`flow/config.mk`:
```
export PLATFORM = sky130hd
export DESIGN_NAME = mat_mul
export DESIGN_NICKNAME = mat_mul
export VERILOG_FILES = /design/flow/design.v
export SDC_FILE = /design/flow/constraint.sdc
export NUM_CORES = 4
export LEC_CHECK = 0
export CAP_MARGIN = 40
export CELL_PAD_IN_SITES_DETAIL_PLACEMENT = 0
export CORE_MARGIN = 2
export CORE_UTILIZATION = 44
export CTS_CLUSTER_SIZE = 93
export GPL_ROUTABILITY_DRIVEN = 1
export PLACE_DENSITY_LB_ADDON = 0.11
export SETUP_SLACK_MARGIN = 3.51
export SLEW_MARGIN = 20
```
`flow/constraint.sdc`:
```
create_clock -name core_clock -period 13.8 [get_ports {s00_axi_aclk}]
set_input_delay 2.7600 -clock core_clock [delete_from_list [all_inputs] [get_ports {s00_axi_aclk}]]
set_output_delay 2.7600 -clock core_clock [all_outputs]
set_load 0.01 [all_outputs]
```
`flow/design.v`:
```
`timescale 1ns / 1ps
module mat_mul #
	(
        parameter integer DIM_LOG = 2,     
        parameter integer DIM = 2**DIM_LOG,
        parameter integer SIZE = DIM*DIM,
        parameter integer SIZE_LOG = 2*DIM_LOG,
        parameter integer DATA_WIDTH = 32
    )
    (
		input wire  s00_axi_aclk,
		input wire  s00_axi_aresetn,
		output wire  s00_axis_tready,
		input wire [DATA_WIDTH-1 : 0] s00_axis_tdata,
		input wire  s00_axis_tlast,
        input wire  s00_axis_tvalid,
		output wire  m00_axis_tvalid,
        output wire [DATA_WIDTH-1 : 0] m00_axis_tdata,
        output wire [(DATA_WIDTH/8)-1 : 0] m00_axis_tstrb,
        output wire  m00_axis_tlast,
        input wire  m00_axis_tready,
        input wire sel, 
        input wire start
    );
	reg busy;               
	reg item_done;          
	reg matrix_done;        
	reg start_transfer;     
	reg transfer;           
	reg last_transfer;      
	reg mac_enable;         
    reg [DATA_WIDTH-1 : 0] mem_A [0 : SIZE-1];  
    reg [DATA_WIDTH-1 : 0] mem_B [0 : SIZE-1];  
    reg [DATA_WIDTH-1 : 0] mem_R [0 : SIZE-1];  
    reg [DATA_WIDTH-1 : 0] mat_A;    
    reg [DATA_WIDTH-1 : 0] mat_B;    
    reg [DATA_WIDTH-1 : 0] mat_R;    
    reg [SIZE_LOG-1 : 0] addr_stream_in;     
    reg [SIZE_LOG-1 : 0] addr_stream_out;    
    wire [SIZE_LOG-1 : 0] addr_A;    
    wire [SIZE_LOG-1 : 0] addr_B;    
    reg [SIZE_LOG-1 : 0] addr_R;     
    reg [DIM_LOG-1 : 0] row_cnt;     
    reg [DIM_LOG-1 : 0] col_cnt;     
    reg [DIM_LOG-1 : 0] tmp_cnt;     
    wire [DATA_WIDTH-1 : 0] mad;     
    reg [DATA_WIDTH-1 : 0] mac;      
    assign s00_axis_tready = !busy  && s00_axis_tvalid ;  
    always @ (posedge s00_axi_aclk) begin
        if (!s00_axi_aresetn || s00_axis_tlast)
            addr_stream_in <= 0;
        else if (s00_axis_tready)  
            addr_stream_in <= addr_stream_in+1 ;  
    end
    always @ (posedge s00_axi_aclk) begin 
        if (s00_axis_tvalid && !sel && s00_axis_tready)  
            mem_A [addr_stream_in] <= s00_axis_tdata;
        if (busy)  
            mat_A <= mem_A [addr_A];
    end
    always @ (posedge s00_axi_aclk) begin
        if (s00_axis_tvalid && sel && s00_axis_tready)  
            mem_B [addr_stream_in] <= s00_axis_tdata;
        if (busy)  
            mat_B <= mem_B [addr_B];
    end
    assign m00_axis_tstrb = 4'hf;    
    assign m00_axis_tdata = mat_R;   
    assign m00_axis_tlast = last_transfer;   
    assign m00_axis_tvalid =  transfer; 
    always @ (posedge s00_axi_aclk) begin
        if (!s00_axi_aresetn || matrix_done)  
            addr_stream_out <= 0;
        else if ((m00_axis_tready && transfer  || start_transfer  ))  
            addr_stream_out <=   addr_stream_out + 1;  
    end
    always @ (posedge s00_axi_aclk) begin
        if (!s00_axi_aresetn)
            start_transfer <= 0;
        else
            start_transfer <= matrix_done; 
    end
    always @ (posedge s00_axi_aclk) begin
        if (!s00_axi_aresetn || (m00_axis_tlast && m00_axis_tvalid && m00_axis_tready))  
            transfer <= 0;
        else if (start_transfer)  
            transfer <= 1; 
    end
    always @ (posedge s00_axi_aclk) begin
        if (!s00_axi_aresetn)
            last_transfer <= 0;
        else if (m00_axis_tready && transfer || start_transfer)
            last_transfer <= (addr_stream_out == SIZE-1); 
    end
    always @ (posedge s00_axi_aclk) begin
        if (item_done)  
            mem_R [addr_R] <= mad ;  
        if (m00_axis_tready && transfer || start_transfer)  
            mat_R <= mem_R [addr_stream_out];
    end
    always @ (posedge s00_axi_aclk) begin
        if (!s00_axi_aresetn || matrix_done ) 
            busy <= 0;
        else if (start )  
            busy <= 1'b1;
    end
    always @ (posedge s00_axi_aclk) begin
        if (!s00_axi_aresetn)
            item_done <= 0;
        else
            item_done <= (tmp_cnt==DIM-1 && busy) ;  
    end
    always @ (posedge s00_axi_aclk) begin
        if (!s00_axi_aresetn)
            matrix_done <= 0;
        else
            matrix_done <= (row_cnt == DIM-1) && (col_cnt == DIM-1) && (tmp_cnt==DIM-1) ;  
    end
    always @ (posedge s00_axi_aclk) begin
        if (!s00_axi_aresetn || start || tmp_cnt == DIM)  
            tmp_cnt <= 0;
        else if (busy && !matrix_done)  
            tmp_cnt <= tmp_cnt + 1;
    end
    always @ (posedge s00_axi_aclk) begin
        if (!s00_axi_aresetn || start || col_cnt==DIM)  
            col_cnt <= 0;
        else if (busy && tmp_cnt==DIM-1)  
            col_cnt <= col_cnt + 1;
    end
    always @ (posedge s00_axi_aclk) begin
        if (!s00_axi_aresetn || start || row_cnt==DIM)  
            row_cnt <= 0;
        else if (busy && col_cnt == DIM-1 && tmp_cnt==DIM-1)  
            row_cnt <= row_cnt + 1;
    end
    assign addr_A = row_cnt * (DIM) + tmp_cnt;  
    assign addr_B = tmp_cnt * (DIM) + col_cnt;
    always @ (posedge s00_axi_aclk) begin
        if (!s00_axi_aresetn || start)
            addr_R <= 0;
        else if (busy && item_done)  
            addr_R <= addr_R + 1 ;  
    end
    assign mad = mat_A * mat_B + mac;
    always @ (posedge s00_axi_aclk) begin
       if (!s00_axi_aresetn || tmp_cnt==0 )  
           mac <= 0;
       else if (mac_enable)
           mac <= mad ;  
    end
    always @ (posedge s00_axi_aclk) begin
       if (!s00_axi_aresetn)
           mac_enable <= 0;
       else if (busy)
           mac_enable <= 1;  
    end
endmodule
```
`flow/run.sh`:
```
#!/bin/bash
# the make line also repeats each setting of config.mk as NAME=value (left out here)
make -C /OpenROAD-flow-scripts/flow DESIGN_CONFIG=/design/flow/config.mk WORK_HOME=/design/flow/orfs CLKGATE_MAP_FILE= finish
```
==> Slide: Implementation Results, run 1 <==
Implementation Results

Outcome
  • Outcome: no timing/DRC/antenna violations

Clock tree
  • Buffer levels on the longest clock path: 3
  • TritonCTS Sinks: between 1,500 and 2,000
  • Maximum level of the CTS H-tree: 4
  • TritonCTS buffer count: between 150 and 200
  • Source-to-sink clock delay at the later pin of the worst-skew pair: about 820 ps
  • CTS tree: yes
  • Worst-path clk slew: roughly 60 ps
  • Clock tree root buffer cell: sky130_fd_sc_hd__clkbuf_16
  • # hold bufs at CTS: 0
  • Buffers inserted during post-CTS setup optimization: 0
  • Resized cells post-CTS: 0

Global routing
  • Fraction of met3 tracks used by global routing: under 10%
  • Initial antenna violation count: 12
  • Maximum number of pins on one net before global-route repair: ~64
  • Vias in the first global route: approximately 42,000
  • Met2 GRT Util: 36.4%
  • Most heavily used metal layer in global routing: met2
  • Met1 Usage GRT: between 20% and 30%
  • Grt total ovfl: 0
  • Global-route wire length before repair: between 200 and 300 mm
  • Overall fraction of global-route tracks in use: a little over a fifth

Yosys
  • FFs w/ async S/R, synth: 0%
  • Most used flip-flop cell: sky130_fd_sc_hd__edfxtp_1
  • Post-synth mux share: between 10% and 20%
  • Count of cell types in the netlist: a little over 50
  • Yosys reg bits: approximately 1,700
  • Top cells, area: sky130_fd_sc_hd__edfxtp_1 (62%), sky130_fd_sc_hd__mux4_2 (14%), sky130_fd_sc_hd__fa_1 (11%)
  • Prevailing logic family in the synthesized netlist: multiplexers
  • Synth top cell by count: sky130_fd_sc_hd__edfxtp_1
  • Number of warnings printed during yosys synthesis: 1
  • Cell area after synthesis: 79,500 um2
  • EDFF count, synth: 1,632
  • Synthesized-area fraction occupied by xor and xnor cells: under 10%
  • Top-area cell type share of the netlist area: 61.6%
  • Post-synthesis cell count from yosys: between 4,000 and 5,000
  • Number of cells produced by synthesis: 4,406
  • Adder and majority gate portion of the synthesized area: 13.2%
  • Most area-hungry cell type in the Yosys netlist: sky130_fd_sc_hd__edfxtp_1
  • Fraction of the yosys area taken by sequential cells: between 60% and 70%
  • Simple Share, Synth: 4.42%
  • Syn_area_per_cell: between 15 and 20 um2
  • Synthesized-area fraction occupied by ao, oa, aoi and oai cells: 0.782%
  • Commonest cells in the netlist: sky130_fd_sc_hd__edfxtp_1 (1,632), sky130_fd_sc_hd__inv_1 (510), sky130_fd_sc_hd__mux4_2 (480)
  • Post-synthesis chip area from yosys: between 70,000 and 80,000 um2

Route
  • Initial drt markers: 3,231
  • Detailed-route wire length: 196 mm
  • Routed len/inst: approximately 27 um
  • Count of TritonRoute iterations in the first routing pass: 5
  • Count of antenna-violating nets left after detailed routing: 0
  • Count of unresolved DRC violations after routing: 0
  • Via-per-instance ratio: around 5.5
  • Total number of vias: 38,900

Floorplanning
  • Total number of placement rows: approximately 160
  • Placeable core region: roughly 180,000 um2
  • Top-level port count: around 78
  • Chip Footprint: 184,000 um2
  • Die Span Y: 429 um
  • Pre-placement core utilization: roughly 44%
  • Die X-Extent: about 430 um

Flow run
  • Log Warnings: 34
  • Max-cap violations: 0

Layout
  • Syn-to-layout area delta: 13.4%
  • Nets@finish: roughly 5,200
  • Count of fill cells added during filler insertion: approximately 15,000
  • End-of-flow core utilization: 50.0%

Final timing
  • Sum of negative setup slack: 0 ps
  • Setup repair after global routing missed its margin: no
  • Transition time at the pin with the least slew margin: between 800 and 900 ps
  • Achievable Freq: roughly 120 MHz
  • Normalized max-slew margin: approximately 43%
  • Number of max-slew violations in the final report: 0
  • Fin worst setup slack: 5300 ps
  • Final setup violation count: 0
  • Tmin final: between 8000 and 9000 ps
  • Cycle use final: roughly three fifths
  • Clock skew after layout: between 50 and 60 ps
  • Final Hold Vio Count: 0

Placement
  • Worst slack at placement: roughly 5400 ps
  • PortBufs: around 73
  • Half-perimeter wire length after detailed placement: about 120 mm
  • Weighted congestion reported at the end of routability-driven placement: ~0.8

Setup path
  • Critical path type: flop to flop
  • Dominant cell type by count on the critical path: sky130_fd_sc_hd__fa_1
  • Slowest stage cell on the critical path: sky130_fd_sc_hd__edfxtp_1
  • Nature of the critical path startpoint: flop
  • Count of cell instances traversed by the critical path: 26
  • Data arrival time at the worst-slack endpoint: ~9000 ps
  • CP delay by family, top: adder cells
  • Element type at the critical path end: flop
  • Critical path buffer and inverter count: 8
  • FF-to-FF End: mem_R[8][31]
  • Slowest stage delay, CP: ~650 ps
  • Reg-to-reg startpoint: mat_B[2]
  • Critical path launch point: mat_B[2]
  • CP required: approximately 14,000 ps
  • Number of cells on the worst reg-to-reg path: 26
  • Critical path destination: mem_R[8][31]
  • R2r setup slk: roughly 5300 ps
  • Top fanout value on the critical path: 17

Worst hold path
  • Critical hold path startpoint: transfer
  • Endpoint of the worst hold path: transfer
  • Kind of path behind the tightest hold check: flop to flop
  • Instance count along the most critical hold path: 1
-- layer usage --
layer  up-vias  routed length, um  part of all wire (%)
met1     21200              83200                    43
met5         -                  0                     0
met2       884              98100                    50
met3       258               9660                   4.9
li1      16600                  -                     -
met4         0               4640                   2.4
-- layout make-up --
| class | count | area, um2 | share of cell area (%) |
|---|---|---|---|
| Antenna cell | 4 | 10.0 | 0.0111 |
| Clock buffer | 217 | 4560 | 5.06 |
| Sequential cell | 1689 | 50200 | 55.7 |
| Tap cell | 2370 | 2970 | 3.29 |
| Clock inverter | 97 | 908 | 1.01 |
| Inverter | 511 | 1920 | 2.13 |
| Multi-Input combinational cell | 1992 | 27000 | 29.9 |
| Timing Repair Buffer | 248 | 2600 | 2.88 |
-- stage by stage --
| step | cells | hold WS, ps | cell area [um2] |
|---|---|---|---|
| final | 7128 | 487 | 90100 |
| after global routing | 7125 | 519 | 90100 |
| after global placement | 6754 | 459 | 83700 |
| after CTS | 7116 | 488 | 89900 |
| after detailed placement | 6802 | 474 | 84500 |
| after floorplan | 4409 | 444 | 79500 |
==> run 2, diff against run 1 <==
ABC_AREA = 1   (was default)
CAP_MARGIN = 35   (was 40)
CELL_PAD_IN_SITES_DETAIL_PLACEMENT = default   (was 0)
CORE_UTILIZATION = 72   (was 44)
CTS_CLUSTER_DIAMETER = 380   (was default)
CTS_CLUSTER_SIZE = 16   (was 93)
GPL_ROUTABILITY_DRIVEN = default   (was 1)
PLACE_DENSITY_LB_ADDON = 0.2   (was 0.11)
SETUP_SLACK_MARGIN = -0.59   (was 3.51)
clock period = 8.0 ns   (was 13.8 ns; I/O delays follow)
==> Slide: Implementation Results, run 2 <==
Implementation Results

Outcome
  • Outcome: no timing/DRC/antenna violations

Final timing
  • Clock skew after layout: 87.5 ps (+36.4 ps)
  • Cycle use final: 96.6% (+35 points)
  • Transition time at the pin with the least slew margin: 1050 ps (+200 ps)
  • Achievable Freq: 129 MHz (+10%)
  • Tmin final: 7730 ps (-771 ps)
  • Number of max-slew violations in the final report: 0 (unchanged)
  • Normalized max-slew margin: 30.1% (-13 points)
  • Final setup violation count: 0 (unchanged)
  • Sum of negative setup slack: 0 ps (unchanged)
  • Final Hold Vio Count: 0 (unchanged)
  • Setup repair after global routing missed its margin: no
  • Worst hold slack: 496 ps (+8.53 ps)

Yosys
  • Number of warnings printed during yosys synthesis: 1 (unchanged)
  • FFs w/ async S/R, synth: 0% (unchanged)
  • Synthesized-area fraction occupied by ao, oa, aoi and oai cells: 8.86% (+8.1 points)
  • Adder and majority gate portion of the synthesized area: 12.7% (-0.48 points)
  • Top cells, area: sky130_fd_sc_hd__edfxtp_1 (59%), sky130_fd_sc_hd__fa_1 (11%), sky130_fd_sc_hd__inv_1 (4.1%)
  • Fraction of the yosys area taken by sequential cells: 60.8% (-2.3 points)
  • Count of cell types in the netlist: 48 (-5.9%)
  • Synth top cell by count: sky130_fd_sc_hd__edfxtp_1
  • Post-synthesis chip area from yosys: 82,500 um2 (+3.8%)
  • Post-synth mux share: 2.28% (-12 points)
  • Most used flip-flop cell: sky130_fd_sc_hd__edfxtp_1
  • Most area-hungry cell type in the Yosys netlist: sky130_fd_sc_hd__edfxtp_1
  • Syn_area_per_cell: 12.2 um2 (-32%)
  • Yosys reg bits: 1,689 (unchanged)
  • Cell area after synthesis: 82,500 um2 (+3.8%)
  • Top-area cell type share of the netlist area: 59.4% (-2.3 points)
  • Commonest cells in the netlist: sky130_fd_sc_hd__edfxtp_1 (1,632), sky130_fd_sc_hd__inv_1 (912), sky130_fd_sc_hd__nand2_1 (840)
  • Prevailing logic family in the synthesized netlist: adder cells
  • Simple Share, Synth: 8.62% (+4.2 points)
  • EDFF count, synth: 1,632 (unchanged)
  • Post-synthesis cell count from yosys: 6,764 (+54%)
  • Synthesized-area fraction occupied by xor and xnor cells: 0.434% (-0.65 points)
  • Number of cells produced by synthesis: 6,764 (+54%)

Floorplanning
  • Placeable core region: 114,000 um2 (-37%)
  • Die Span Y: 343 um (-20%)
  • Die X-Extent: 343 um (-20%)
  • Top-level port count: 78 (unchanged)
  • Pre-placement core utilization: 72.4% (+28 points)
  • Chip Footprint: 117,000 um2 (-36%)
  • Total number of placement rows: 124 (-21%)

Setup path
  • Number of cells on the worst reg-to-reg path: 24 (-7.7%)
  • R2r setup slk: 270 ps (-5030 ps)
  • Critical path cell sequence: buf_4, nand2_1, inv_1, fa_1, fa_1, inv_1, fa_1, fa_1, inv_1, fa_1, fa_1, fa_1, inv_1, fa_1, inv_1, ha_1, a21oi_1, o21ai_0, nand2_1, o2111ai_1, nor2_1, inv_1, nand2_1, nand2_1
  • FF-to-FF End: mem_R[15][31]
  • Top fanout value on the critical path: 16 (-1)
  • Critical path buffer and inverter count: 7 (-1)
  • Slowest stage cell on the critical path: sky130_fd_sc_hd__edfxtp_1
  • Data arrival time at the worst-slack endpoint: 8110 ps (-910 ps)
  • Dominant cell type by count on the critical path: sky130_fd_sc_hd__fa_1
  • CP required: 8380 ps (-5940 ps)
  • Nature of the critical path startpoint: flop
  • Slowest stage delay, CP: 920 ps (+270 ps)
  • CP delay by family, top: adder cells
  • Critical path type: flop to flop
  • Element type at the critical path end: flop
  • Count of cell instances traversed by the critical path: 24 (-7.7%)
  • Critical path launch point: mat_A[10]
  • Reg-to-reg startpoint: mat_A[10]
  • Critical path destination: mem_R[15][31]

Clock tree
  • Worst-path clk slew: 120 ps (+60 ps)
  • Source-to-sink clock delay at the later pin of the worst-skew pair: 780 ps (-40 ps)
  • # hold bufs at CTS: 0 (unchanged)
  • Buffers inserted during post-CTS setup optimization: 0 (unchanged)
  • Maximum level of the CTS H-tree: 3 (-1)
  • Buffer levels on the longest clock path: 3 (unchanged)
  • Resized cells post-CTS: 0 (unchanged)
  • TritonCTS Sinks: 1,689 (unchanged)
  • TritonCTS buffer count: 115 (-34%)
  • Clock tree root buffer cell: sky130_fd_sc_hd__clkbuf_16
  • CTS tree: yes

Layout
  • Number of cells in the finished layout apart from fillers: 8,311 (+17%)
  • Comb. cell area: 27,500 um2 (+2.0%)
  • Syn-to-layout area delta: 8.10%
  • Nets@finish: 7,367 (+41%)
  • Count of fill cells added during filler insertion: 6,591 (-56%)
  • Sequential cell area: 50,200 um2 (about the same)

Placement
  • PortBufs: 73 (unchanged)
  • Cell count after placement: 8,136 (+20%)
  • Weighted congestion reported at the end of routability-driven placement: 0.929 (+16%)
  • Half-perimeter wire length after detailed placement: 127 mm (+6.3%)

Route
  • Detailed-route wire length: 208 mm (+6.6%)
  • Count of unresolved DRC violations after routing: 0 (unchanged)
  • Count of TritonRoute iterations in the first routing pass: 6 (+1)
  • Via-per-instance ratio: 6.44 (+18%)
  • Count of antenna-violating nets left after detailed routing: 0 (unchanged)
  • Initial drt markers: 7,273 (+130%)
  • Total number of vias: 53,600 (+38%)
  • Routed len/inst: 25.1 um (-8.6%)

Flow run
  • Log Warnings: 46 (+35%)
  • Max-cap violations: 0 (unchanged)

Worst hold path
  • Kind of path behind the tightest hold check: flop to flop
  • Critical hold path startpoint: mac[1]
  • Instance count along the most critical hold path: 2 (+1)
  • Endpoint of the worst hold path: mac[1]

Global routing
  • Maximum number of pins on one net before global-route repair: 201 (+210%)
  • Grt total ovfl: 0 (unchanged)
  • Overall fraction of global-route tracks in use: 36.1% (+14 points)
  • Global-route wire length before repair: 315 mm (+8.5%)
  • Vias in the first global route: 53,800 (+28%)
  • Initial antenna violation count: 15 (+3)
[run 2: cell type report]
cell class	count	share of cell area [%]
clock buffer	148	3.36
timing repair buffer	287	3.28
multi-input combinational	3735	30.9
sequential	1689	56.3
inverter	925	3.91
clock inverter	8	0.191
tap	1512	2.12
antenna	7	0.0196
[run 2: layer usage]
layer / wire length [um] / global-route usage (%) / up-vias
met2: 102000 / 58.6 / 3431
met5: 68 / 0 / -
li1: - / - / 23200
met3: 23500 / 7.04 / 627
met4: 10100 / 16.7 / 10
met1: 73200 / 47.7 / 26300
[run 2: per-stage QoR]
step	cell area, um2	utilization [%]	setup WS (ps)
floorplan	82500	-	970
global placement	85300	74.8	288
detailed placement	85800	75.2	383
CTS	89000	78.0	338
global route	89200	78.2	30.9
finish	89200	78.2	270
==> run 3, diff against run 2 <==
ABC_AREA = default   (was 1)
CAP_MARGIN = 20   (was 35)
CTS_CLUSTER_DIAMETER = default   (was 380)
CTS_CLUSTER_SIZE = 43   (was 16)
PLACE_DENSITY_LB_ADDON = default   (was 0.2)
SETUP_SLACK_MARGIN = 1.63   (was -0.59)
clock period = 6.42 ns   (was 8.0 ns; I/O delays follow)
==> Slide: Implementation Results, run 3 <==
Implementation Results

Final timing
  • Sum of negative setup slack: -250,790 ps (-250,790 ps)
  • Achievable Freq: 126 MHz (-2.5%)
  • Fin worst setup slack: -1510 ps (-1780 ps)
  • Normalized max-slew margin: 14.2% (-16 points)
  • Final Hold Vio Count: 0 (unchanged)
  • Number of max-slew violations in the final report: 0 (unchanged)
  • Clock skew after layout: 74.9 ps (-12.6 ps)
  • Tmin final: 7930 ps (+198 ps)
  • Worst hold slack: 523 ps (+27.1 ps)
  • Final setup violation count: 373 (+373)
  • Transition time at the pin with the least slew margin: 1280 ps (+235 ps)
  • Setup repair after global routing missed its margin: yes
  • Cycle use final: 123% (+27 points)

Yosys
  • Synthesized-area fraction occupied by ao, oa, aoi and oai cells: 0.782% (-8.1 points)
  • Commonest cells in the netlist: sky130_fd_sc_hd__edfxtp_1 (1,632), sky130_fd_sc_hd__inv_1 (510), sky130_fd_sc_hd__mux4_2 (480)
  • Fraction of the yosys area taken by sequential cells: 63.1% (+2.3 points)
  • Yosys reg bits: 1,689 (unchanged)
  • Count of cell types in the netlist: 51 (+6.3%)
  • Simple Share, Synth: 4.42% (-4.2 points)
  • Top-area cell type share of the netlist area: 61.6% (+2.3 points)
  • Cell area after synthesis: 79,500 um2 (-3.7%)
  • Most area-hungry cell type in the Yosys netlist: sky130_fd_sc_hd__edfxtp_1
  • Synth top cell by count: sky130_fd_sc_hd__edfxtp_1
  • Prevailing logic family in the synthesized netlist: multiplexers
  • Adder and majority gate portion of the synthesized area: 13.2% (+0.48 points)
  • Number of warnings printed during yosys synthesis: 1 (unchanged)
  • Post-synthesis chip area from yosys: 79,500 um2 (-3.7%)
  • Syn_area_per_cell: 18.0 um2 (+48%)
  • Number of cells produced by synthesis: 4,406 (-35%)
  • Synthesized-area fraction occupied by xor and xnor cells: 1.09% (+0.65 points)
  • Top cells, area: sky130_fd_sc_hd__edfxtp_1 (62%), sky130_fd_sc_hd__mux4_2 (14%), sky130_fd_sc_hd__fa_1 (11%)
  • Post-synth mux share: 14.0% (+12 points)
  • Most used flip-flop cell: sky130_fd_sc_hd__edfxtp_1
  • FFs w/ async S/R, synth: 0% (unchanged)
  • EDFF count, synth: 1,632 (unchanged)
  • Post-synthesis cell count from yosys: 4,406 (-35%)

Route
  • Total number of vias: 47,100 (-12%)
  • Count of TritonRoute iterations in the first routing pass: 7 (+1)
  • Via-per-instance ratio: 7.32 (+14%)
  • Detailed-route wire length: 259 mm (+24%)
  • Initial drt markers: 8,451 (+16%)
  • Count of unresolved DRC violations after routing: 0 (unchanged)
  • Routed len/inst: 40.3 um (+61%)
  • Count of antenna-violating nets left after detailed routing: 0 (unchanged)

Placement
  • Weighted congestion reported at the end of routability-driven placement: 0.902 (-2.9%)
  • Area post-placement: 85,000 um2 (-0.91%)
  • Cell count after placement: 6,048 (-26%)
  • Worst slack at placement: -879 ps (-1260 ps)
  • PortBufs: 73 (unchanged)
  • Half-perimeter wire length after detailed placement: 124 mm (-2.2%)

Worst hold path
  • Instance count along the most critical hold path: 1 (-1)
  • Endpoint of the worst hold path: transfer
  • Kind of path behind the tightest hold check: flop to flop
  • Critical hold path startpoint: last_transfer

Setup path
  • Reg-to-reg startpoint: mat_B[3]
  • Critical path launch point: mat_B[3]
  • Critical path buffer and inverter count: 9 (+2)
  • Count of cell instances traversed by the critical path: 22 (-8.3%)
  • Element type at the critical path end: flop
  • Number of cells on the worst reg-to-reg path: 22 (-8.3%)
  • Slowest stage delay, CP: 780 ps (-140 ps)
  • Critical path destination: mem_R[6][29]
  • FF-to-FF End: mem_R[6][29]
  • Critical path type: flop to flop
  • CP delay by family, top: adder cells
  • Nature of the critical path startpoint: flop
  • Slowest stage cell on the critical path: sky130_fd_sc_hd__fa_1
  • Dominant cell type by count on the critical path: sky130_fd_sc_hd__fa_1
  • Top fanout value on the critical path: 13 (-3)
  • CP required: 7080 ps (-1300 ps)
  • Data arrival time at the worst-slack endpoint: 8580 ps (+470 ps)
  • Critical path cell sequence: buf_6, buf_4, nand2_1, fa_1, fa_1, inv_1, fa_1, inv_1, fa_1, inv_1, fa_1, fa_1, fa_1, inv_1, fa_1, inv_1, ha_1, o21ai_1, o21bai_4, xor2_2, buf_6, buf_12
  • R2r setup slk: -1510 ps (-1780 ps)

Outcome
  • Violated layout checks: setup timing
  • Outcome: finished with violations

Floorplanning
  • Die X-Extent: 336 um (-1.8%)
  • Top-level port count: 78 (unchanged)
  • Placeable core region: 109,000 um2 (-4.3%)
  • Total number of placement rows: 121 (-2.4%)
  • Die Span Y: 336 um (-1.8%)
  • Pre-placement core utilization: 72.8% (+0.46 points)
  • Chip Footprint: 113,000 um2 (-3.6%)

Flow run
  • Log Warnings: 44 (-4.3%)
  • Max-cap violations: 0 (unchanged)

Clock tree
  • Source-to-sink clock delay at the later pin of the worst-skew pair: 830 ps (+50 ps)
  • Maximum level of the CTS H-tree: 4 (+1)
  • TritonCTS Sinks: 1,689 (unchanged)
  • Buffer levels on the longest clock path: 3 (unchanged)
  • Worst-path clk slew: 70 ps (-50 ps)
  • TritonCTS buffer count: 162 (+41%)
  • CTS tree: yes
  • Clock tree root buffer cell: sky130_fd_sc_hd__clkbuf_16
  • # hold bufs at CTS: 0 (unchanged)

Layout
  • End-of-flow core utilization: 83.7% (+5.5 points)
  • Syn-to-layout area delta: 15.0%
  • Nets@finish: 5,408 (-27%)
  • Final non-filler cell area: 91,400 um2 (+2.5%)
  • Number of cells in the finished layout apart from fillers: 6,427 (-23%)

Global routing
  • Grt total ovfl: 0 (unchanged)
  • Initial antenna violation count: 35 (+20)
  • Global-route wire length before repair: 355 mm (+13%)
  • Maximum number of pins on one net before global-route repair: 131 (-35%)
  • Vias in the first global route: 48,500 (-9.8%)
  • Overall fraction of global-route tracks in use: 46.1% (+10 points)
[run 3: layer usage]
layer,track usage [%],routed length [um],vias to the layer above
met1,56.3,75800,23500
met3,15.3,37200,1493
li1,-,-,16900
met5,0,436,-
met2,70.9,123000,5131
met4,31.4,23100,38
[run 3: final cells by class]
class | count | area [um2]
Tap cell | 1476 | 1850
Inverter | 511 | 1920
Sequential cell | 1689 | 50200
Multi-Input combinational cell | 1995 | 28100
Antenna cell | 22 | 55.1
Fill cell | 4506 | 17700
Clock buffer | 196 | 4190
Clock inverter | 103 | 1050
Timing Repair Buffer | 435 | 4110
[run 3: what timing repair did]
action,in CTS,in global routing
setup buffers,14,33
endpoints found under the hold margin,0,0
cloned,4,4
endpoints found under the setup margin,442,460
pin swaps,43,77
gates resized,55,98
==> run 4, diff against run 3 <==
CELL_PAD_IN_SITES_DETAIL_PLACEMENT = 0   (was default)
CELL_PAD_IN_SITES_GLOBAL_PLACEMENT = 3   (was default)
CORE_ASPECT_RATIO = 1.02   (was default)
CORE_UTILIZATION = 25   (was 72)
CTS_CLUSTER_SIZE = 31   (was 43)
GPL_ROUTABILITY_DRIVEN = 1   (was default)
MAX_ROUTING_LAYER = met5   (was default)
MIN_ROUTING_LAYER = met1   (was default)
SETUP_SLACK_MARGIN = 0.54   (was 1.63)
TNS_END_PERCENT = 95   (was default)
clock period = 5.31 ns   (was 6.42 ns; I/O delays follow)
==> Slide: Implementation Results, run 4 <==
Implementation Results

Clock tree
  • # hold bufs at CTS: 0 (unchanged)
  • Maximum level of the CTS H-tree: 4 (unchanged)
  • Buffer levels on the longest clock path: 4 (+1)
  • Source-to-sink clock delay at the later pin of the worst-skew pair: 890 ps (+60 ps)
  • CTS tree: yes
  • Clock tree root buffer cell: sky130_fd_sc_hd__clkbuf_16
  • TritonCTS Sinks: 1,689 (unchanged)
  • Worst-path clk slew: 60 ps (about the same)
  • TritonCTS buffer count: 188 (+16%)

Setup path
  • FF-to-FF End: mem_R[9][31]
  • Number of cells on the worst reg-to-reg path: 26 (+18%)
  • Critical path buffer and inverter count: 8 (-1)
  • Reg-to-reg startpoint: mat_A[19]
  • CP required: 5820 ps (-1260 ps)
  • Critical path destination: mem_R[9][31]
  • Critical path launch point: mat_A[19]
  • Dominant cell type by count on the critical path: sky130_fd_sc_hd__fa_1
  • Critical path type: flop to flop
  • Element type at the critical path end: flop
  • Data arrival time at the worst-slack endpoint: 7820 ps (-760 ps)
  • Nature of the critical path startpoint: flop
  • CP delay by family, top: adder cells
  • Slowest stage cell on the critical path: sky130_fd_sc_hd__fa_1
  • Count of cell instances traversed by the critical path: 26 (+18%)
  • R2r setup slk: -2000 ps (-490 ps)
  • Top fanout value on the critical path: 8 (-5)
  • Slowest stage delay, CP: 560 ps (-220 ps)

Layout
  • Number of cells in the finished layout apart from fillers: 9,257 (+44%)
  • Sequential cell area: 50,200 um2 (unchanged)
  • Final non-filler cell area: 96,300 um2 (+5.4%)
  • Nets@finish: 5,508 (+1.8%)
  • Comb. cell area: 27,900 um2 (-0.52%)
  • Syn-to-layout area delta: 21.1%
  • Count of fill cells added during filler insertion: 31,000 (+590%)

Yosys
  • Most used flip-flop cell: sky130_fd_sc_hd__edfxtp_1
  • Top-area cell type share of the netlist area: 61.6% (unchanged)
  • Synth top cell by count: sky130_fd_sc_hd__edfxtp_1
  • Most area-hungry cell type in the Yosys netlist: sky130_fd_sc_hd__edfxtp_1
  • Count of cell types in the netlist: 51 (unchanged)
  • Fraction of the yosys area taken by sequential cells: 63.1% (unchanged)
  • Post-synth mux share: 14.0% (unchanged)
  • FFs w/ async S/R, synth: 0% (unchanged)
  • Synthesized-area fraction occupied by ao, oa, aoi and oai cells: 0.782% (unchanged)
  • Syn_area_per_cell: 18.0 um2 (unchanged)
  • Adder and majority gate portion of the synthesized area: 13.2% (unchanged)
  • Post-synthesis chip area from yosys: 79,500 um2 (unchanged)
  • Simple Share, Synth: 4.42% (unchanged)
  • Post-synthesis cell count from yosys: 4,406 (unchanged)
  • Yosys reg bits: 1,689 (unchanged)
  • Top cells, area: sky130_fd_sc_hd__edfxtp_1 (62%), sky130_fd_sc_hd__mux4_2 (14%), sky130_fd_sc_hd__fa_1 (11%)
  • Number of warnings printed during yosys synthesis: 1 (unchanged)
  • Number of cells produced by synthesis: 4,406 (unchanged)
  • Prevailing logic family in the synthesized netlist: multiplexers
  • Synthesized-area fraction occupied by xor and xnor cells: 1.09% (unchanged)
  • Cell area after synthesis: 79,500 um2 (unchanged)
  • EDFF count, synth: 1,632 (unchanged)
  • Commonest cells in the netlist: sky130_fd_sc_hd__edfxtp_1 (1,632), sky130_fd_sc_hd__inv_1 (510), sky130_fd_sc_hd__mux4_2 (480)

Route
  • Via-per-instance ratio: 4.28 (-42%)
  • Count of TritonRoute iterations in the first routing pass: 5 (-2)
  • Total number of vias: 39,600 (-16%)
  • Initial drt markers: 2,639 (-69%)
  • Count of unresolved DRC violations after routing: 0 (unchanged)
  • Routed len/inst: 24.0 um (-40%)
  • Count of antenna-violating nets left after detailed routing: 0 (unchanged)
  • Detailed-route wire length: 222 mm (-14%)

Placement
  • Weighted congestion reported at the end of routability-driven placement: 0.746 (-17%)
  • PortBufs: 73 (unchanged)
  • Half-perimeter wire length after detailed placement: 144 mm (+16%)
  • Area post-placement: 89,400 um2 (+5.2%)
  • Cell count after placement: 8,886 (+47%)

Outcome
  • Violated layout checks: setup timing
  • Outcome: finished with violations

Flow run
  • Max-cap violations: 0 (unchanged)
  • Log Warnings: 41 (-6.8%)

Floorplanning
  • Pre-placement core utilization: 25.1% (-48 points)
  • Die X-Extent: 562 um (+67%)
  • Total number of placement rows: 209 (+73%)
  • Chip Footprint: 323,000 um2 (+190%)
  • Top-level port count: 78 (unchanged)
  • Placeable core region: 317,000 um2 (+190%)
  • Die Span Y: 574 um (+71%)

Final timing
  • Worst hold slack: 445 ps (-77.7 ps)
  • Final Hold Vio Count: 0 (unchanged)
  • Achievable Freq: 137 MHz (+8.4%)
  • Clock skew after layout: 136 ps (+60.7 ps)
  • Tmin final: 7310 ps (-617 ps)
  • Number of max-slew violations in the final report: 0 (unchanged)
  • Transition time at the pin with the least slew margin: 1010 ps (-276 ps)
  • Final setup violation count: 391 (+4.8%)
  • Cycle use final: 138% (+14 points)
  • Setup repair after global routing missed its margin: yes
  • Normalized max-slew margin: 32.8% (+19 points)
  • Sum of negative setup slack: -574,380 ps (-323,590 ps)
  • Fin worst setup slack: -2000 ps (-493 ps)

Worst hold path
  • Critical hold path startpoint: mac_enable
  • Endpoint of the worst hold path: mac_enable
  • Kind of path behind the tightest hold check: flop to flop
  • Instance count along the most critical hold path: 1 (unchanged)

Global routing
  • Initial antenna violation count: 21 (-40%)
  • Overall fraction of global-route tracks in use: 13.8% (-32 points)
  • Vias in the first global route: 43,700 (-9.9%)
  • Grt total ovfl: 0 (unchanged)
  • Global-route wire length before repair: 321 mm (-9.8%)
  • Maximum number of pins on one net before global-route repair: 132 (+0.76%)
## run 4: through the flow
| step | setup slack [ps] | utilization (%) |
|---|---|---|
| detailed placement | -2570 | 28.2 |
| floorplan | -1660 | - |
| CTS | -2070 | 30.2 |
| global route | -2270 | 30.4 |
| global placement | -2620 | 28.2 |
| finish | -2000 | 30.4 |
## run 4: routing by layer
layer  vias to the layer above  GRT usage [%]  routed length (um)  part of all wire, %
li1                      17100              -                   -                    -
met1                     21600           17.9               95300                   43
met2                       659           24.2              115000                   52
met3                       255           1.85                7660                  3.4
met4                         6           3.18                4820                  2.2
met5                         -              0                  39                0.018
## run 4: timing repair
action / 4_1_cts / 5_1_grt
setup buffers: 16 / 15
gates resized: 72 / 60
endpoints found under the setup margin: 424 / 426
gates cloned: 3 / 4
pin swaps: 34 / 20
## run 4: final cells by class
class                   instances  area share, %
flip-flops and latches       1689           52.1
multi-input cells            1993           29.0
well taps                    4220           5.48
repair buffers                511           5.19
clock buffers                 225           5.04
inverters                     511           1.99
clock inverters               104           1.19
diodes                          4         0.0104
==> run 5, diff against run 4 <==
CAP_MARGIN = 15   (was 20)
CELL_PAD_IN_SITES_DETAIL_PLACEMENT = 2   (was 0)
CELL_PAD_IN_SITES_GLOBAL_PLACEMENT = default   (was 3)
CORE_ASPECT_RATIO = 0.92   (was 1.02)
CORE_UTILIZATION = 34   (was 25)
CTS_CLUSTER_SIZE = 11   (was 31)
GPL_ROUTABILITY_DRIVEN = default   (was 1)
GPL_TIMING_DRIVEN = 0   (was default)
HOLD_SLACK_MARGIN = 0.19   (was default)
MAX_ROUTING_LAYER = default   (was met5)
MIN_ROUTING_LAYER = default   (was met1)
PLACE_DENSITY_LB_ADDON = 0.08   (was default)
SETUP_SLACK_MARGIN = -0.6   (was 0.54)
SLEW_MARGIN = 15   (was 20)
TNS_END_PERCENT = default   (was 95)
clock period = 15.7 ns   (was 5.31 ns; I/O delays follow)
==> Slide: Implementation Results, run 5 <==
Implementation Results

Outcome
  • Outcome: no timing/DRC/antenna violations

Floorplanning
  • Die Span Y: 468 um (-18%)
  • Placeable core region: 233,000 um2 (-27%)
  • Total number of placement rows: 170 (-19%)
  • Die X-Extent: 508 um (-9.6%)
  • Top-level port count: 78 (unchanged)
  • Pre-placement core utilization: 34.1% (+9.1 points)
  • Chip Footprint: 238,000 um2 (-26%)

Route
  • Initial drt markers: 3,089 (+17%)
  • Count of TritonRoute iterations in the first routing pass: 7 (+2)
  • Count of antenna-violating nets left after detailed routing: 0 (unchanged)
  • Total number of vias: 40,800 (+3.0%)
  • Via-per-instance ratio: 5.09 (+19%)
  • Count of unresolved DRC violations after routing: 0 (unchanged)
  • Detailed-route wire length: 248 mm (+11%)
  • Routed len/inst: 30.9 um (+29%)

Final timing
  • Cycle use final: 67.0% (-71 points)
  • Setup repair after global routing missed its margin: no
  • Transition time at the pin with the least slew margin: 1280 ps (+270 ps)
  • Sum of negative setup slack: 0 ps (+574,380 ps)
  • Tmin final: 10,520 ps (+3210 ps)
  • Number of max-slew violations in the final report: 0 (unchanged)
  • Normalized max-slew margin: 14.8% (-18 points)
  • Final Hold Vio Count: 0 (unchanged)
  • Clock skew after layout: 94.7 ps (-40.8 ps)
  • Achievable Freq: 95.0 MHz (-31%)
  • Final setup violation count: 0 (-100%)

Yosys
  • Count of cell types in the netlist: 51 (unchanged)
  • Synthesized-area fraction occupied by ao, oa, aoi and oai cells: 0.782% (unchanged)
  • Fraction of the yosys area taken by sequential cells: 63.1% (unchanged)
  • Post-synthesis cell count from yosys: 4,406 (unchanged)
  • Post-synth mux share: 14.0% (unchanged)
  • Most area-hungry cell type in the Yosys netlist: sky130_fd_sc_hd__edfxtp_1
  • Top cells, area: sky130_fd_sc_hd__edfxtp_1 (62%), sky130_fd_sc_hd__mux4_2 (14%), sky130_fd_sc_hd__fa_1 (11%)
  • Prevailing logic family in the synthesized netlist: multiplexers
  • Simple Share, Synth: 4.42% (unchanged)
  • Adder and majority gate portion of the synthesized area: 13.2% (unchanged)
  • Synth top cell by count: sky130_fd_sc_hd__edfxtp_1
  • Synthesized-area fraction occupied by xor and xnor cells: 1.09% (unchanged)
  • FFs w/ async S/R, synth: 0% (unchanged)
  • Number of warnings printed during yosys synthesis: 1 (unchanged)
  • Top-area cell type share of the netlist area: 61.6% (unchanged)
  • EDFF count, synth: 1,632 (unchanged)
  • Most used flip-flop cell: sky130_fd_sc_hd__edfxtp_1
  • Cell area after synthesis: 79,500 um2 (unchanged)
  • Number of cells produced by synthesis: 4,406 (unchanged)
  • Syn_area_per_cell: 18.0 um2 (unchanged)
  • Commonest cells in the netlist: sky130_fd_sc_hd__edfxtp_1 (1,632), sky130_fd_sc_hd__inv_1 (510), sky130_fd_sc_hd__mux4_2 (480)
  • Post-synthesis chip area from yosys: 79,500 um2 (unchanged)
  • Yosys reg bits: 1,689 (unchanged)

Worst hold path
  • Instance count along the most critical hold path: 2 (+1)
  • Critical hold path startpoint: mac[28]
  • Endpoint of the worst hold path: mac[28]
  • Kind of path behind the tightest hold check: flop to flop

Placement
  • Weighted congestion reported at the end of routability-driven placement: 0.817 (+9.5%)
  • PortBufs: 73 (unchanged)
  • Half-perimeter wire length after detailed placement: 176 mm (+23%)

Setup path
  • Dominant cell type by count on the critical path: sky130_fd_sc_hd__fa_1
  • Count of cell instances traversed by the critical path: 25 (-3.8%)
  • Critical path buffer and inverter count: 7 (-1)
  • Critical path type: flop to flop
  • Element type at the critical path end: flop
  • FF-to-FF End: mem_R[14][31]
  • Data arrival time at the worst-slack endpoint: 10,990 ps (+3170 ps)
  • Nature of the critical path startpoint: flop
  • CP required: 16,170 ps (+10,350 ps)
  • Top fanout value on the critical path: 16 (+8)
  • Reg-to-reg startpoint: mat_A[12]
  • Slowest stage cell on the critical path: sky130_fd_sc_hd__a2111oi_0
  • Slowest stage delay, CP: 1110 ps (+550 ps)
  • CP delay by family, top: adder cells
  • R2r setup slk: 5180 ps (+7180 ps)
  • Critical path launch point: mat_A[12]
  • Number of cells on the worst reg-to-reg path: 25 (-3.8%)
  • Critical path destination: mem_R[14][31]

Clock tree
  • Buffer levels on the longest clock path: 3 (-1)
  • Resized cells post-CTS: 0 (-100%)
  • Maximum level of the CTS H-tree: 4 (unchanged)
  • Clock tree root buffer cell: sky130_fd_sc_hd__clkbuf_16
  • Buffers inserted during post-CTS setup optimization: 0 (-16)
  • Source-to-sink clock delay at the later pin of the worst-skew pair: 860 ps (-30 ps)
  • TritonCTS Sinks: 1,689 (unchanged)
  • Worst-path clk slew: 60 ps (about the same)
  • TritonCTS buffer count: 184 (-2.1%)
  • CTS tree: yes
  • # hold bufs at CTS: 0 (unchanged)

Flow run
  • Log Warnings: 34 (-17%)
  • Max-cap violations: 0 (unchanged)

Global routing
  • Maximum number of pins on one net before global-route repair: 63 (-52%)
  • Initial antenna violation count: 39 (+86%)
  • Vias in the first global route: 46,000 (+5.1%)
  • Grt total ovfl: 0 (unchanged)
  • Overall fraction of global-route tracks in use: 21.2% (+7.4 points)
  • Global-route wire length before repair: 355 mm (+11%)

Layout
  • Nets@finish: 5,411 (-1.8%)
  • Syn-to-layout area delta: 16.4%
## run 5: metal layers
layer / part of all wire, % / track usage (%)
met5: 0.013 / 0
met1: 45 / 30.0
met4: 2.1 / 4.83
met2: 49 / 35.1
met3: 3.9 / 2.59
## run 5: area by class of cell
class	count	area (um2)
diodes	6	15.0
plain buffers	217	873
clock buffers	253	4900
clock inverters	48	567
fillers	22000	140000
inverters	511	1920
multi-input cells	1992	27100
flip-flops and latches	1689	50200
well taps	3096	3870
repair buffers	202	3100
## run 5: per-stage QoR
| step | setup WS, ps | utilization, % | cell area, um2 | std cells | hold WS, ps |
|---|---|---|---|---|---|
| 2_1_floorplan | 8240 | - | 79500 | 4409 | 444 |
| 3_3_place_gp | 5110 | 36.1 | 84100 | 7578 | 477 |
| 3_5_place_dp | 5280 | 37.4 | 87100 | 7706 | 488 |
| 4_1_cts | 5220 | 39.8 | 92600 | 8007 | 505 |
| 5_1_grt | 4820 | 39.7 | 92500 | 8010 | 531 |
| 6_report | 5180 | 39.7 | 92500 | 8014 | 503 |
==> run 6, diff against run 5 <==
CAP_MARGIN = 20   (was 15)
CELL_PAD_IN_SITES_DETAIL_PLACEMENT = default   (was 2)
CORE_ASPECT_RATIO = default   (was 0.92)
CORE_UTILIZATION = 67   (was 34)
CTS_CLUSTER_SIZE = default   (was 11)
GPL_TIMING_DRIVEN = default   (was 0)
HOLD_SLACK_MARGIN = default   (was 0.19)
PLACE_DENSITY = 0.6   (was default)
PLACE_DENSITY_LB_ADDON = default   (was 0.08)
SETUP_SLACK_MARGIN = default   (was -0.6)
SLEW_MARGIN = 20   (was 15)
clock period = 5.2 ns   (was 15.7 ns; I/O delays follow)
==> Slide: Implementation Results, run 6 <==
Implementation Results

Outcome
  • Outcome: finished with violations
  • Violated layout checks: setup timing

Final timing
  • Setup repair after global routing missed its margin: yes
  • Fin worst setup slack: -2000 ps (-7180 ps)
  • Transition time at the pin with the least slew margin: 1180 ps (-101 ps)
  • Clock skew after layout: 85.5 ps (-9.17 ps)
  • Number of max-slew violations in the final report: 0 (unchanged)
  • Final setup violation count: 408 (+408)
  • Cycle use final: 139% (+72 points)
  • Achievable Freq: 139 MHz (+46%)
  • Normalized max-slew margin: 21.3% (+6.5 points)
  • Tmin final: 7200 ps (-3320 ps)
  • Final Hold Vio Count: 0 (unchanged)
  • Sum of negative setup slack: -591,550 ps (-591,550 ps)

Global routing
  • Initial antenna violation count: 19 (-51%)
  • Overall fraction of global-route tracks in use: 35.1% (+14 points)
  • Maximum number of pins on one net before global-route repair: 77 (+22%)
  • Grt total ovfl: 0 (unchanged)
  • Global-route wire length before repair: 302 mm (-15%)
  • Vias in the first global route: 44,400 (-3.4%)

Floorplanning
  • Pre-placement core utilization: 67.4% (+33 points)
  • Placeable core region: 118,000 um2 (-49%)
  • Chip Footprint: 121,000 um2 (-49%)
  • Top-level port count: 78 (unchanged)
  • Die X-Extent: 348 um (-31%)
  • Total number of placement rows: 126 (-26%)
  • Die Span Y: 348 um (-26%)

Route
  • Initial drt markers: 4,698 (+52%)
  • Count of unresolved DRC violations after routing: 0 (unchanged)
  • Count of TritonRoute iterations in the first routing pass: 6 (-1)
  • Routed len/inst: 31.5 um (+1.8%)
  • Via-per-instance ratio: 6.44 (+26%)
  • Count of antenna-violating nets left after detailed routing: 0 (unchanged)
  • Detailed-route wire length: 204 mm (-18%)
  • Total number of vias: 41,800 (+2.3%)

Yosys
  • Number of cells produced by synthesis: 4,406 (unchanged)
  • FFs w/ async S/R, synth: 0% (unchanged)
  • Post-synthesis cell count from yosys: 4,406 (unchanged)
  • Synthesized-area fraction occupied by ao, oa, aoi and oai cells: 0.782% (unchanged)
  • Synth top cell by count: sky130_fd_sc_hd__edfxtp_1
  • Commonest cells in the netlist: sky130_fd_sc_hd__edfxtp_1 (1,632), sky130_fd_sc_hd__inv_1 (510), sky130_fd_sc_hd__mux4_2 (480)
  • Post-synthesis chip area from yosys: 79,500 um2 (unchanged)
  • Prevailing logic family in the synthesized netlist: multiplexers
  • EDFF count, synth: 1,632 (unchanged)
  • Post-synth mux share: 14.0% (unchanged)
  • Top-area cell type share of the netlist area: 61.6% (unchanged)
  • Count of cell types in the netlist: 51 (unchanged)
  • Most used flip-flop cell: sky130_fd_sc_hd__edfxtp_1
  • Syn_area_per_cell: 18.0 um2 (unchanged)
  • Fraction of the yosys area taken by sequential cells: 63.1% (unchanged)
  • Most area-hungry cell type in the Yosys netlist: sky130_fd_sc_hd__edfxtp_1
  • Cell area after synthesis: 79,500 um2 (unchanged)
  • Yosys reg bits: 1,689 (unchanged)
  • Top cells, area: sky130_fd_sc_hd__edfxtp_1 (62%), sky130_fd_sc_hd__mux4_2 (14%), sky130_fd_sc_hd__fa_1 (11%)
  • Adder and majority gate portion of the synthesized area: 13.2% (unchanged)
  • Simple Share, Synth: 4.42% (unchanged)
  • Synthesized-area fraction occupied by xor and xnor cells: 1.09% (unchanged)
  • Number of warnings printed during yosys synthesis: 1 (unchanged)

Clock tree
  • Source-to-sink clock delay at the later pin of the worst-skew pair: 820 ps (-40 ps)
  • TritonCTS Sinks: 1,689 (unchanged)
  • Buffer levels on the longest clock path: 3 (unchanged)
  • # hold bufs at CTS: 0 (unchanged)
  • CTS tree: yes
  • Maximum level of the CTS H-tree: 4 (unchanged)
  • Clock tree root buffer cell: sky130_fd_sc_hd__clkbuf_16
  • TritonCTS buffer count: 161 (-13%)
  • Worst-path clk slew: 70 ps (about the same)

Setup path
  • R2r setup slk: -2000 ps (-7180 ps)
  • Nature of the critical path startpoint: flop
  • Data arrival time at the worst-slack endpoint: 7700 ps (-3290 ps)
  • Critical path launch point: mat_A[21]
  • Count of cell instances traversed by the critical path: 26 (+4.0%)
  • Top fanout value on the critical path: 8 (-8)
  • Slowest stage cell on the critical path: sky130_fd_sc_hd__fa_1
  • Number of cells on the worst reg-to-reg path: 26 (+4.0%)
  • FF-to-FF End: mem_R[12][31]
  • Critical path buffer and inverter count: 9 (+2)
  • CP delay by family, top: adder cells
  • CP required: 5700 ps (-10,470 ps)
  • Critical path destination: mem_R[12][31]
  • Reg-to-reg startpoint: mat_A[21]
  • Critical path type: flop to flop
  • Slowest stage delay, CP: 580 ps (-530 ps)
  • Dominant cell type by count on the critical path: sky130_fd_sc_hd__fa_1
  • Element type at the critical path end: flop

Layout
  • End-of-flow core utilization: 77.9% (+38 points)
  • Nets@finish: 5,427 (+0.30%)
  • Sequential cell area: 50,200 um2 (about the same)
  • Syn-to-layout area delta: 15.5%
  • Count of fill cells added during filler insertion: 6,281 (-72%)
  • Comb. cell area: 27,800 um2 (+2.4%)
  • Number of cells in the finished layout apart from fillers: 6,486 (-19%)

Placement
  • Cell count after placement: 6,142 (-20%)
  • Half-perimeter wire length after detailed placement: 118 mm (-33%)
  • Weighted congestion reported at the end of routability-driven placement: 0.870 (+6.5%)
  • PortBufs: 73 (unchanged)
  • Worst slack at placement: -2050 ps (-7330 ps)

Flow run
  • Log Warnings: 40 (+18%)
  • Max-cap violations: 0 (unchanged)

Worst hold path
  • Kind of path behind the tightest hold check: flop to flop
  • Instance count along the most critical hold path: 1 (-1)
  • Critical hold path startpoint: transfer
  • Endpoint of the worst hold path: transfer
run 6: layout make-up:
type	count	share of cell area [%]
multi-input cells	1993	30.3
repair buffers	457	5.04
diodes	2	0.00545
inverters	511	2.09
well taps	1536	2.09
flip-flops and latches	1689	54.7
clock buffers	210	4.70
clock inverters	88	1.13
run 6: metrics by stage:
step                      hold WS [ps]  area (um2)
after global placement             461       85700
final                              477       91800
after detailed placement           472       85700
after CTS                          483       91500
after floorplan                    444       80200
after global routing               495       91800
run 6: what timing repair did:
action                     in CTS  in global routing
resized                        58                 52
setup buffers                  20                 22
hold endpoints to repair        0                  0
setup endpoints to repair     408                408
pin swaps                      34                 53
cloned                          1                  2
run 6: layer usage:
layer / part of all wire, % / vias up / GRT usage [%]
li1: - / 16900 / -
met1: 36 / 22000 / 47.4
met3: 8.5 / 483 / 5.60
met4: 4.5 / 18 / 13.6
met2: 51 / 2294 / 58.6
met5: 0.056 / - / 0
==> run 7, diff against run 6 <==
CAP_MARGIN = 15   (was 20)
CORE_ASPECT_RATIO = 0.92   (was default)
CORE_UTILIZATION = 40   (was 67)
CTS_CLUSTER_SIZE = 65   (was default)
GPL_TIMING_DRIVEN = 0   (was default)
PLACE_DENSITY = default   (was 0.6)
SETUP_SLACK_MARGIN = -0.6   (was default)
SLEW_MARGIN = 15   (was 20)
clock period = 10.0 ns   (was 5.2 ns; I/O delays follow)
==> Slide: Implementation Results, run 7 <==
Implementation Results

Outcome
  • Outcome: finished with violations
  • Violated layout checks: setup timing

Final timing
  • Achievable Freq: 98.4 MHz (-29%)
  • Number of max-slew violations in the final report: 0 (unchanged)
  • Transition time at the pin with the least slew margin: 1310 ps (+129 ps)
  • Clock skew after layout: 57.7 ps (-27.8 ps)
  • Final setup violation count: 26 (-94%)
  • Sum of negative setup slack: -2650 ps (+588,890 ps)
  • Cycle use final: 102% (-37 points)
  • Worst hold slack: 494 ps (+17.1 ps)
  • Fin worst setup slack: -161 ps (+1840 ps)
  • Final Hold Vio Count: 0 (unchanged)
  • Tmin final: 10,160 ps (+2960 ps)
  • Normalized max-slew margin: 12.9% (-8.3 points)

Floorplanning
  • Chip Footprint: 202,000 um2 (+67%)
  • Total number of placement rows: 156 (+24%)
  • Top-level port count: 78 (unchanged)
  • Placeable core region: 197,000 um2 (+67%)
  • Die Span Y: 432 um (+24%)
  • Pre-placement core utilization: 40.4% (-27 points)
  • Die X-Extent: 469 um (+35%)

Yosys
  • Cell area after synthesis: 79,500 um2 (unchanged)
  • Fraction of the yosys area taken by sequential cells: 63.1% (unchanged)
  • Adder and majority gate portion of the synthesized area: 13.2% (unchanged)
  • Simple Share, Synth: 4.42% (unchanged)
  • Post-synth mux share: 14.0% (unchanged)
  • EDFF count, synth: 1,632 (unchanged)
  • FFs w/ async S/R, synth: 0% (unchanged)
  • Yosys reg bits: 1,689 (unchanged)
  • Prevailing logic family in the synthesized netlist: multiplexers
  • Synth top cell by count: sky130_fd_sc_hd__edfxtp_1
  • Syn_area_per_cell: 18.0 um2 (unchanged)
  • Count of cell types in the netlist: 51 (unchanged)
  • Top-area cell type share of the netlist area: 61.6% (unchanged)
  • Synthesized-area fraction occupied by ao, oa, aoi and oai cells: 0.782% (unchanged)
  • Post-synthesis cell count from yosys: 4,406 (unchanged)
  • Number of warnings printed during yosys synthesis: 1 (unchanged)
  • Post-synthesis chip area from yosys: 79,500 um2 (unchanged)
  • Top cells, area: sky130_fd_sc_hd__edfxtp_1 (62%), sky130_fd_sc_hd__mux4_2 (14%), sky130_fd_sc_hd__fa_1 (11%)
  • Most used flip-flop cell: sky130_fd_sc_hd__edfxtp_1
  • Commonest cells in the netlist: sky130_fd_sc_hd__edfxtp_1 (1,632), sky130_fd_sc_hd__inv_1 (510), sky130_fd_sc_hd__mux4_2 (480)
  • Synthesized-area fraction occupied by xor and xnor cells: 1.09% (unchanged)
  • Number of cells produced by synthesis: 4,406 (unchanged)
  • Most area-hungry cell type in the Yosys netlist: sky130_fd_sc_hd__edfxtp_1

Worst hold path
  • Endpoint of the worst hold path: mac[25]
  • Kind of path behind the tightest hold check: flop to flop
  • Critical hold path startpoint: mac[25]
  • Instance count along the most critical hold path: 2 (+1)

Clock tree
  • Resized cells post-CTS: 0 (-100%)
  • Worst-path clk slew: 60 ps (about the same)
  • Maximum level of the CTS H-tree: 4 (unchanged)
  • CTS tree: yes
  • TritonCTS buffer count: 170 (+5.6%)
  • TritonCTS Sinks: 1,689 (unchanged)
  • Source-to-sink clock delay at the later pin of the worst-skew pair: 820 ps (about the same)
  • # hold bufs at CTS: 0 (unchanged)
  • Buffers inserted during post-CTS setup optimization: 0 (-100%)
  • Clock tree root buffer cell: sky130_fd_sc_hd__clkbuf_16
  • Buffer levels on the longest clock path: 3 (unchanged)

Global routing
  • Overall fraction of global-route tracks in use: 20.8% (-14 points)
  • Maximum number of pins on one net before global-route repair: 64 (-17%)
  • Vias in the first global route: 42,400 (-4.5%)
  • Global-route wire length before repair: 301 mm (-0.34%)
  • Grt total ovfl: 0 (unchanged)
  • Initial antenna violation count: 23 (+4)

Setup path
  • Reg-to-reg startpoint: mat_A[2]
  • Data arrival time at the worst-slack endpoint: 10,640 ps (+2940 ps)
  • R2r setup slk: -160 ps (+1840 ps)
  • Element type at the critical path end: flop
  • Dominant cell type by count on the critical path: sky130_fd_sc_hd__fa_1
  • Critical path destination: mem_R[7][31]
  • Top fanout value on the critical path: 16 (+8)
  • Critical path launch point: mat_A[2]
  • Count of cell instances traversed by the critical path: 25 (-3.8%)
  • CP delay by family, top: adder cells
  • Number of cells on the worst reg-to-reg path: 25 (-3.8%)
  • FF-to-FF End: mem_R[7][31]
  • Nature of the critical path startpoint: flop
  • Slowest stage delay, CP: 990 ps (+410 ps)
  • Critical path buffer and inverter count: 7 (-2)
  • CP required: 10,480 ps (+4780 ps)
  • Critical path type: flop to flop
  • Slowest stage cell on the critical path: sky130_fd_sc_hd__a2111oi_0

Route
  • Initial drt markers: 3,955 (-16%)
  • Total number of vias: 40,400 (-3.2%)
  • Count of antenna-violating nets left after detailed routing: 0 (unchanged)
  • Via-per-instance ratio: 5.40 (-16%)
  • Routed len/inst: 27.6 um (-12%)
  • Detailed-route wire length: 206 mm (+1.2%)
  • Count of unresolved DRC violations after routing: 0 (unchanged)
  • Count of TritonRoute iterations in the first routing pass: 6 (unchanged)

Layout
  • Syn-to-layout area delta: 14.7%
  • Nets@finish: 5,359 (-1.3%)
  • Number of cells in the finished layout apart from fillers: 7,489 (+15%)

Flow run
  • Max-cap violations: 0 (unchanged)
  • Log Warnings: 34 (-15%)

Placement
  • Worst slack at placement: 37.3 ps (+2090 ps)
  • Weighted congestion reported at the end of routability-driven placement: 0.880 (+1.2%)
  • PortBufs: 73 (unchanged)
  • Cell count after placement: 7,178 (+17%)
  • Half-perimeter wire length after detailed placement: 144 mm (+22%)
run 7: through the flow:
stage	utilization (%)	cell area (um2)
floorplan	-	79500
global placement	42.4	83500
detailed placement	43.6	85800
CTS	46.3	91200
global route	46.3	91100
finish	46.3	91200
run 7: routing by layer:
layer	GRT usage (%)	part of all wire [%]	vias to the layer above
li1	-	-	16800
met1	29.7	43	21800
met2	33.0	48	1507
met3	3.81	7.0	256
met4	5.50	2.5	10
met5	0	0.032	-
run 7: area by class of cell:
cell class,instances,area [um2]
antenna,7,17.5
buffer,217,847
clock buffer,220,4580
clock inverter,82,793
fill,16600,106000
inverter,511,1920
multi-input combinational,1992,27100
sequential,1689,50200
tap,2607,3260
timing repair buffer,164,2450
